==> run a <==
==> flow/design.v (excerpt) <==
module conv_mac_unit (
	input wire aclk,
	input wire aresetn,
	input wire aclken,
	input wire[1:0] calfmt,
	input wire[8*16-1:0] mac_in_ftm,
	input wire[8*16-1:0] mac_in_wgt,
	input wire mac_in_ftm_masked,
	input wire[1:0] mac_in_info_along,
	input wire mac_in_valid,
	output wire[7:0] mac_out_exp,
	output wire[39:0] mac_out_frac,
	output wire[1:0] mac_out_info_along,
	output wire mac_out_valid
);
make LEC_CHECK=0 ABC_AREA=1 CAP_MARGIN=15 CELL_PAD_IN_SITES_DETAIL_PLACEMENT=2 CORE_MARGIN=5 CORE_UTILIZATION=54 GPL_ROUTABILITY_DRIVEN=1 HOLD_SLACK_MARGIN=0.17 MAX_ROUTING_LAYER=met4 MIN_ROUTING_LAYER=met2 PLACE_DENSITY_LB_ADDON=0.19 SLEW_MARGIN=20 TNS_END_PERCENT=60 finish   # period 7.75 ns
run.sh (not shown) runs the stock make flow with config.mk's settings and CLKGATE_MAP_FILE=.
==> run b: changes against run a <==
- CAP_MARGIN: 15 -> 20
- CELL_PAD_IN_SITES_DETAIL_PLACEMENT: 2 -> not set
- CELL_PAD_IN_SITES_GLOBAL_PLACEMENT: not set -> 3
- CORE_MARGIN: 5 -> 10
- CORE_UTILIZATION: 54 -> 61
- CTS_CLUSTER_DIAMETER: not set -> 146
- GPL_ROUTABILITY_DRIVEN: 1 -> not set
- HOLD_SLACK_MARGIN: 0.17 -> not set
- MAX_ROUTING_LAYER: met4 -> met5
- PLACE_DENSITY_LB_ADDON: 0.19 -> not set
- TNS_END_PERCENT: 60 -> not set
==> flow/constraint.sdc (replaced) <==
create_clock -name core_clock -period 10.1 [get_ports {aclk}]
set_input_delay 2.0200 -clock core_clock [delete_from_list [all_inputs] [get_ports {aclk}]]
set_output_delay 2.0200 -clock core_clock [all_outputs]
set_load 0.01 [all_outputs]
==> run c: changes against run a <==
- ABC_AREA: 1 -> not set
- CAP_MARGIN: 15 -> 20
- CELL_PAD_IN_SITES_DETAIL_PLACEMENT: 2 -> not set
- CORE_MARGIN: 5 -> 2
- CORE_UTILIZATION: 54 -> 22
- GPL_ROUTABILITY_DRIVEN: 1 -> not set
- HOLD_SLACK_MARGIN: 0.17 -> not set
- MAX_ROUTING_LAYER: met4 -> not set
- MIN_ROUTING_LAYER: met2 -> not set
- PLACE_DENSITY_LB_ADDON: 0.19 -> not set
- TNS_END_PERCENT: 60 -> not set
==> flow/constraint.sdc (replaced) <==
create_clock -name core_clock -period 6.84 [get_ports {aclk}]
set_input_delay 1.3680 -clock core_clock [delete_from_list [all_inputs] [get_ports {aclk}]]
set_output_delay 1.3680 -clock core_clock [all_outputs]
set_load 0.01 [all_outputs]
==> run d: changes against run a <==
- ABC_AREA: 1 -> not set
- CAP_MARGIN: 15 -> 20
- CELL_PAD_IN_SITES_DETAIL_PLACEMENT: 2 -> not set
- CORE_MARGIN: 5 -> 2
- CORE_UTILIZATION: 54 -> 10
- GPL_ROUTABILITY_DRIVEN: 1 -> not set
- HOLD_SLACK_MARGIN: 0.17 -> not set
- MAX_ROUTING_LAYER: met4 -> not set
- MIN_ROUTING_LAYER: met2 -> not set
- PLACE_DENSITY_LB_ADDON: 0.19 -> not set
- TNS_END_PERCENT: 60 -> not set
==> flow/constraint.sdc (replaced) <==
create_clock -name core_clock -period 8.2 [get_ports {aclk}]
set_input_delay 1.6400 -clock core_clock [delete_from_list [all_inputs] [get_ports {aclk}]]
set_output_delay 1.6400 -clock core_clock [all_outputs]
set_load 0.01 [all_outputs]
==> comparison <==
Run c completed with no timing, DRC or antenna violations. Run b aborted during 3_1_place_gp_skip_io with GPL-0301. Run a failed in 3_5_place_dp, error DPL-0033. Run d produced a clean layout.
Against run c, the sequential share of layout area of run d is lower by 1.3 points.
Of run c and run d, run d has the higher critical path depth (gap 2).
Of run d and run c, run c has the higher power (gap 19%, measured against run c).
Between run d and run c, the lower clock power is in run d (gap 26%, measured against run c).
==> figures <==
	run b	run a	run d	run c
Status	did not finish	did not finish	complete, no violations	complete, no violations
Last stage reached	3_1_place_gp_skip_io	3_5_place_dp	-	-
Most prevalent standard cell on the critical path	-	-	fa_1	fa_1
Setup Slack @ Placement	-	-	1.158 ns	0.05777 ns
Combinational logic power	-	-	47.2 mW	58.5 mW
Routing usage on met1	-	-	7.163%	15.94%
Power per cell area	-	-	351.0 nW/um^2	460.7 nW/um^2
H-tree depth	-	-	4	4
# DRC	-	-	0	0
Post-cts hold buffer count	-	-	0	0
End-of-flow core utilization	-	-	12.14%	25.26%

========
==> run M <==
conv_mac_unit again, from the RTL that the note above started with.
// conv_mac_unit
module conv_mac_unit (
	input wire aclk,
	input wire aresetn,
	input wire aclken,
	input wire[1:0] calfmt,
	input wire[8*16-1:0] mac_in_ftm,
	input wire[8*16-1:0] mac_in_wgt,
	input wire mac_in_ftm_masked,
	input wire[1:0] mac_in_info_along,
	input wire mac_in_valid,
	output wire[7:0] mac_out_exp,
	output wire[39:0] mac_out_frac,
	output wire[1:0] mac_out_info_along,
	output wire mac_out_valid
);
Settings: LEC_CHECK=0, ABC_AREA=1, CAP_MARGIN=20, CORE_ASPECT_RATIO=0.72, CORE_MARGIN=2, CORE_UTILIZATION=40, SLEW_MARGIN=0; clock period 7.0 ns.
==> run B: changes against run M <==
ABC_AREA = unset   (was 1)
CAP_MARGIN = 5   (was 20)
CELL_PAD_IN_SITES_GLOBAL_PLACEMENT = 1   (was unset)
CORE_ASPECT_RATIO = unset   (was 0.72)
CTS_CLUSTER_SIZE = 33   (was unset)
GPL_ROUTABILITY_DRIVEN = 0   (was unset)
GPL_TIMING_DRIVEN = 0   (was unset)
HOLD_SLACK_MARGIN = 0.01   (was unset)
SETUP_SLACK_MARGIN = 0.05   (was unset)
SLEW_MARGIN = 10   (was 0)
==> run A: changes against run M <==
ABC_AREA = unset   (was 1)
CORE_ASPECT_RATIO = unset   (was 0.72)
SETUP_SLACK_MARGIN = 0.93   (was unset)
SLEW_MARGIN = 20   (was 0)
==> flow/constraint.sdc (replaced) <==
create_clock -name core_clock -period 6.84 [get_ports {aclk}]
set_input_delay 1.3680 -clock core_clock [delete_from_list [all_inputs] [get_ports {aclk}]]
set_output_delay 1.3680 -clock core_clock [all_outputs]
set_load 0.01 [all_outputs]
==> qor summary <==
metric	run A	run B	run M
Comb/total area	58.5%	58.3%	57.3%
Outcome	timing/DRC/antenna clean	timing/DRC/antenna clean	timing/DRC/antenna clean
Fa+ha+maj area frac	34.9%	34.9%	33.3%
Max Fanout on Critical Path	5	10	16
Met1 usage in global routing	29.6%	40.5%	37.0%
Clock Latency Late Sink	0.90 ns	0.91 ns	0.88 ns
Power share of the combinational group	74.6%	71.8%	73.5%
Synth Area per Inst	9.77 um^2	9.77 um^2	8.35 um^2
Global-route wire length before repair	672000 um	815000 um	753000 um
Peak-usage layer in the global routing report	met2	met2	met1
Largest voltage drop on the vdd net	0.850 mV	1.61 mV	0.628 mV
Period Utilization, post-route	90.8%	97.1%	95.6%
Yosys cell count	16000	16000	19600
Routed length per placed instance	19.5 um	25.0 um	19.4 um
Chip area estimate from yosys synthesis	156000 um^2	156000 um^2	164000 um^2
Power Dens Cells	521 nW/um^2	479 nW/um^2	499 nW/um^2
Flip-flop and latch share of the layout cell area	23.0%	23.5%	23.5%
Worst path required time	7.45 ns	7.59 ns	7.56 ns
Detailed-routing iteration count for the pre-antenna-repair pass	6	6	8
Global-route track usage on met3	2.51%	4.07%	4.41%
Global-route track usage on met2	36.1%	43.0%	33.2%
Power is estimated from default activity; no workload was simulated.
